== v47 ==
// upsample_csc
module upsample_csc (
    input  logic        clk,
    input  logic        resetn,
    input  logic        start,
    output logic        done,
    input  logic [15:0] sram_read_data,
    output logic [15:0] sram_write_data,
    output logic [17:0] sram_address,
    output logic        sram_we_n
);
Settings: LEC_CHECK=0, CAP_MARGIN=20, CORE_MARGIN=2, CORE_UTILIZATION=32, PLACE_DENSITY=0.6, SLEW_MARGIN=20; clock period 12.7 ns.
run.sh (not shown) runs the stock make flow with config.mk's settings and CLKGATE_MAP_FILE=.
v47 completed end to end with timing, DRC and antenna clean.
## Diff of input files: v45 against v47
- CORE_UTILIZATION: 32 -> 58
- SETUP_SLACK_MARGIN: unset -> -0.44
- the clock period (ns, I/O delays scaled along): 12.7 -> 7.61
## What came out
Going from v47 to v45, global-route wire length before repair now larger, floorplan die area went down by about 44%.
Between v47 and v45, the flow reports routed metal-1 wire length increasing by a few percent.
Looking at last element of the critical path, the M1_unit.mult_op_6[30]$_DFFE_PN0P_ result is from v45; the M1_unit.mult_op_6[31]$_DFFE_PN0P_ one comes from v47.
v45 — area growth from synthesis to final layout 20 points higher, v47 as reference
The number of vias per cell after detailed routing in v47 is 0.888 times that in v45.
v45 against v47: hold slack down 0.0086 ns, total half-perimeter wirelength after legalization and detailed placement up 13%.
Changes observed in v45 relative to v47: first-iteration DRC count increased by 223 relative to the old numbers; ratio of final minimum period to clock period went up.
v47: flow completed, timing, DRC and antenna clean
v45: complete, dirty (negative setup slack)
## Diff of input files: v2 against v45
- an added CTS_CLUSTER_SIZE of 97
- a deleted SETUP_SLACK_MARGIN that had been -0.44
- a change of CORE_UTILIZATION from 58 to 72
- a change of the clock period (ns, I/O delays scaled along) from 7.61 to 8.25
## What came out
Of the runs v2 and v45, none of them finished clean. v2 | ERROR | 5_1_grt. The starting density of the core in v2 sits 14 points above the value recorded for v45. v2 against v45: total clock buffers created by CTS now sits lower; synthesized cell count barely changed.
### v2 -> v36
- a change of PLACE_DENSITY from 0.6 to 0.65
- a deleted CTS_CLUSTER_SIZE that had been 97
- a change of the clock period (ns, I/O delays scaled along) from 8.25 to 10.2
In v36 the implementation ran to completion but is not tape-out ready, as the final checks report negative setup slack. Diff v2..v36 | area of the core | unchanged. Between v36 and v2, it is v36 whose post-detailed-placement cell area is lower, by 6.2%. Compared v36 against v2; post-synthesis average cell area within noise. Reported for v2 and v36, area share of and-or/or-and cells after synthesis turned out identical to the last digit. From v36 to v2, post-synthesis cell count from yosys did not move at all. Buffer count from post-CTS setup fixing down about 70% in v36 wrt v2. Between v2 and v36, total of cells resized after clock tree synthesis is lower for v36, v2 comes in above that. Reported for v2 and v36, number of rows created at floorplan turned out identical to the last digit. Half-perimeter wire length after detailed placement (v36 over v2): decrease, 4.0%. v2 and v36 ended up with nearly the same simple logic cell fraction of the synthesized area.

upsample_csc again, from the RTL that the note above started with.
## upsample_csc
module upsample_csc (
    input  logic        clk,
    input  logic        resetn,
    input  logic        start,
    output logic        done,
    input  logic [15:0] sram_read_data,
    output logic [15:0] sram_write_data,
    output logic [17:0] sram_address,
    output logic        sram_we_n
);
logic [31:0] mult_1_in1, mult_1_in2;
logic [31:0] mult_2_in1, mult_2_in2;
logic [31:0] mult_3_in1, mult_3_in2;
logic [63:0] mult_1_res, mult_2_res, mult_3_res;
assign mult_1_res = mult_1_in1 * mult_1_in2;
assign mult_2_res = mult_2_in1 * mult_2_in2;
assign mult_3_res = mult_3_in1 * mult_3_in2;
M1 M1_unit (
    .CLOCK_50_I(clk),
    .resetn(resetn),
    .M1_start(start),
    .M1_done(done),
    .M1_SRAM_read_data(sram_read_data),
    .M1_SRAM_write_data(sram_write_data),
    .M1_SRAM_address(sram_address),
    .M1_SRAM_we_n(sram_we_n),
    .M1_mult_1_in1(mult_1_in1),
    .M1_mult_1_in2(mult_1_in2),
    .M1_mult_2_in1(mult_2_in1),
    .M1_mult_2_in2(mult_2_in2),
    .M1_mult_3_in1(mult_3_in1),
    .M1_mult_3_in2(mult_3_in2),
    .M1_mult_res_1(mult_1_res),
    .M1_mult_res_2(mult_2_res),
    .M1_mult_res_3(mult_3_res)
);
endmodule
==> flow/config.mk <==
export PLATFORM = sky130hd
export DESIGN_NAME = upsample_csc
export DESIGN_NICKNAME = upsample_csc
export VERILOG_FILES = /design/flow/design.v
export SDC_FILE = /design/flow/constraint.sdc
export NUM_CORES = 4
export LEC_CHECK = 0
export ABC_AREA = 0
export CAP_MARGIN = 20
export CORE_MARGIN = 2
export CORE_UTILIZATION = 64
export CTS_CLUSTER_SIZE = 97
export PLACE_DENSITY = 0.43
export SLEW_MARGIN = 20
==> flow/constraint.sdc <==
create_clock -name core_clock -period 6.93 [get_ports {clk}]
set_input_delay 1.3860 -clock core_clock [delete_from_list [all_inputs] [get_ports {clk}]]
set_output_delay 1.3860 -clock core_clock [all_outputs]
set_load 0.01 [all_outputs]
The starting point ended with an error in 5_1_grt, error ODB-0269.
Next try:
ABC_AREA = unset   (was 0)
CORE_UTILIZATION = 65   (was 64)
CTS_CLUSTER_SIZE = unset   (was 97)
PLACE_DENSITY = unset   (was 0.43)
clock period = 8.62 ns   (was 6.93 ns; I/O delays follow)
Result:
- The changed run reached the layout checks and failed them: negative setup slack
- synthesized cell count stays the same
- die area went down by 1.5%
- synthesized area stays the same

Starting RTL as in the previous note.
clock: 11.0 ns
lec_check: 0
cap_margin: 20
core_margin: 2
core_utilization: 72
cts_cluster_diameter: 320
place_density_lb_addon: 0.0
setup_slack_margin: 1.54
slew_margin: 40
tns_end_percent: 10
Change:
==> flow/config.mk (replaced) <==
export PLATFORM = sky130hd
export DESIGN_NAME = upsample_csc
export DESIGN_NICKNAME = upsample_csc
export VERILOG_FILES = /design/flow/design.v
export SDC_FILE = /design/flow/constraint.sdc
export NUM_CORES = 4
export LEC_CHECK = 0
export CAP_MARGIN = 35
export CELL_PAD_IN_SITES_DETAIL_PLACEMENT = 2
export CELL_PAD_IN_SITES_GLOBAL_PLACEMENT = 3
export CORE_MARGIN = 2
export CORE_UTILIZATION = 64
export HOLD_SLACK_MARGIN = 0.23
export SLEW_MARGIN = 20
With this change the flow aborted during global placement without I/O (3_1_place_gp_skip_io).
Die area goes up by roughly a tenth.
Area after synthesis stays the same.
Synthesized cell count does not change.

Starting RTL as in the previous note.
export LEC_CHECK = 0
export CAP_MARGIN = 20
export CORE_MARGIN = 2
export CORE_UTILIZATION = 40
export HOLD_SLACK_MARGIN = 0.23
export SETUP_SLACK_MARGIN = 1.21
export SLEW_MARGIN = 20
create_clock -name core_clock -period 11.0 [get_ports {clk}]
Then changed:
Settings changed: CORE_UTILIZATION 40 to 70, HOLD_SLACK_MARGIN 0.23 to default, PLACE_DENSITY from default to 0.64, SETUP_SLACK_MARGIN 1.21 to 1.54.
Effect: Utilization is higher by 33 points; cell area is lower by a few percent; worst setup slack is worse by 0.19 ns; die size is lower by well over a third; area after synthesis stays the same; hold slack is worse by 0.0032 ns.

Starting RTL as in the previous note.
Settings: LEC_CHECK=0, ABC_AREA=1, CAP_MARGIN=5, CELL_PAD_IN_SITES_DETAIL_PLACEMENT=0, CELL_PAD_IN_SITES_GLOBAL_PLACEMENT=2, CORE_MARGIN=7, CORE_UTILIZATION=43, CTS_CLUSTER_DIAMETER=55, GPL_ROUTABILITY_DRIVEN=0, MAX_ROUTING_LAYER=met4, MIN_ROUTING_LAYER=met1, PLACE_DENSITY=0.64, SETUP_SLACK_MARGIN=-0.72, SLEW_MARGIN=30, TNS_END_PERCENT=85; clock period 7.82 ns.
The first run completed, yet does not pass: negative setup slack.
Edit:
- CORE_UTILIZATION: 43 -> 18
- SETUP_SLACK_MARGIN: -0.72 -> 2.06
- TNS_END_PERCENT: 85 -> not set
- clock period: 7.82 -> 13.2 ns (I/O delays scaled with it)
The new run finished with timing, DRC and antenna clean.
Area after synthesis is unchanged.
Hold slack improves by 0.0083 ns.
Worst setup slack improved by 4.5 ns.
Die size came out higher by well over a third.
Final cell count grows by about a fifth.
Wire length fell by a few percent.
Core utilization fell by 35 points.
Cell area came out lower by roughly a tenth.
First-iteration DRC count came out lower by about a fifth.

Starting RTL as in the previous note.
clock: 10.7 ns
lec_check: 0
cap_margin: 20
core_margin: 2
core_utilization: 40
place_density: 0.6
setup_slack_margin: 0.65
slew_margin: 20
The starting point finished clean.
Edit:
--- a/flow/config.mk
+++ b/flow/config.mk
@@ -9,5 +9,4 @@
 export CORE_MARGIN = 2
-export CORE_UTILIZATION = 40
+export CORE_UTILIZATION = 14
 export PLACE_DENSITY = 0.6
-export SETUP_SLACK_MARGIN = 0.65
 export SLEW_MARGIN = 20
==> flow/constraint.sdc (replaced) <==
create_clock -name core_clock -period 11.1 [get_ports {clk}]
set_input_delay 2.2200 -clock core_clock [delete_from_list [all_inputs] [get_ports {clk}]]
set_output_delay 2.2200 -clock core_clock [all_outputs]
set_load 0.01 [all_outputs]
What happened: The new run completed with no timing, DRC or antenna violations. Wire length rises by 1.8%. Fmax shrinks by 3.5%. Final cell count grows by 42%. Via count decreases by 1.3%.
Edit:
--- a/flow/config.mk
+++ b/flow/config.mk
@@ -9,3 +9,3 @@
 export CORE_MARGIN = 2
-export CORE_UTILIZATION = 14
+export CORE_UTILIZATION = 40
 export PLACE_DENSITY = 0.6
==> flow/constraint.sdc (replaced) <==
create_clock -name core_clock -period 10.7 [get_ports {clk}]
set_input_delay 2.1400 -clock core_clock [delete_from_list [all_inputs] [get_ports {clk}]]
set_output_delay 2.1400 -clock core_clock [all_outputs]
set_load 0.01 [all_outputs]
Outcome:
- The new run went through all stages and came out clean
- via count climbs by 2.2%
- final area drops by 3.4%
- routed wire length drops by 1.6%
- critical path depth drops by 5
Edit:
--- a/flow/config.mk
+++ b/flow/config.mk
@@ -9,4 +9,7 @@
 export CORE_MARGIN = 2
-export CORE_UTILIZATION = 40
+export CORE_UTILIZATION = 58
+export HOLD_SLACK_MARGIN = -0.09
 export PLACE_DENSITY = 0.6
+export SETUP_SLACK_MARGIN = 1.45
 export SLEW_MARGIN = 20
+export TNS_END_PERCENT = 5
Effect: Global-route usage grows by 9.6 points. Sequential share of layout area is higher by 0.62 points. Worst setup slack gets better by 0.34 ns. Die size drops by 31%. Count of clock-buffer cells in the layout decreases by 3. Via count fell by 1.1%. Wire length came out lower by 0.62%. First-iteration DRC count goes up by 8.5%. Register-to-register slack gains 0.34 ns.
Edit:
--- a/flow/config.mk
+++ b/flow/config.mk
@@ -10,5 +10,4 @@
 export CORE_UTILIZATION = 58
-export HOLD_SLACK_MARGIN = -0.09
 export PLACE_DENSITY = 0.6
-export SETUP_SLACK_MARGIN = 1.45
+export SETUP_SLACK_MARGIN = -0.58
 export SLEW_MARGIN = 20
==> flow/constraint.sdc (replaced) <==
create_clock -name core_clock -period 8.57 [get_ports {clk}]
set_input_delay 1.7140 -clock core_clock [delete_from_list [all_inputs] [get_ports {clk}]]
set_output_delay 1.7140 -clock core_clock [all_outputs]
set_load 0.01 [all_outputs]
This time the run ran to the end with violations: negative setup slack.
Worst setup slack got worse by 2.2 ns.
Die size stays the same.
First-iteration DRC count goes up by 17%.
Cell area goes up by about 10%.
Utilization goes up by 6.5 points.
Non-clock buffer count goes up by 640.
Via count goes up by 6.9%.
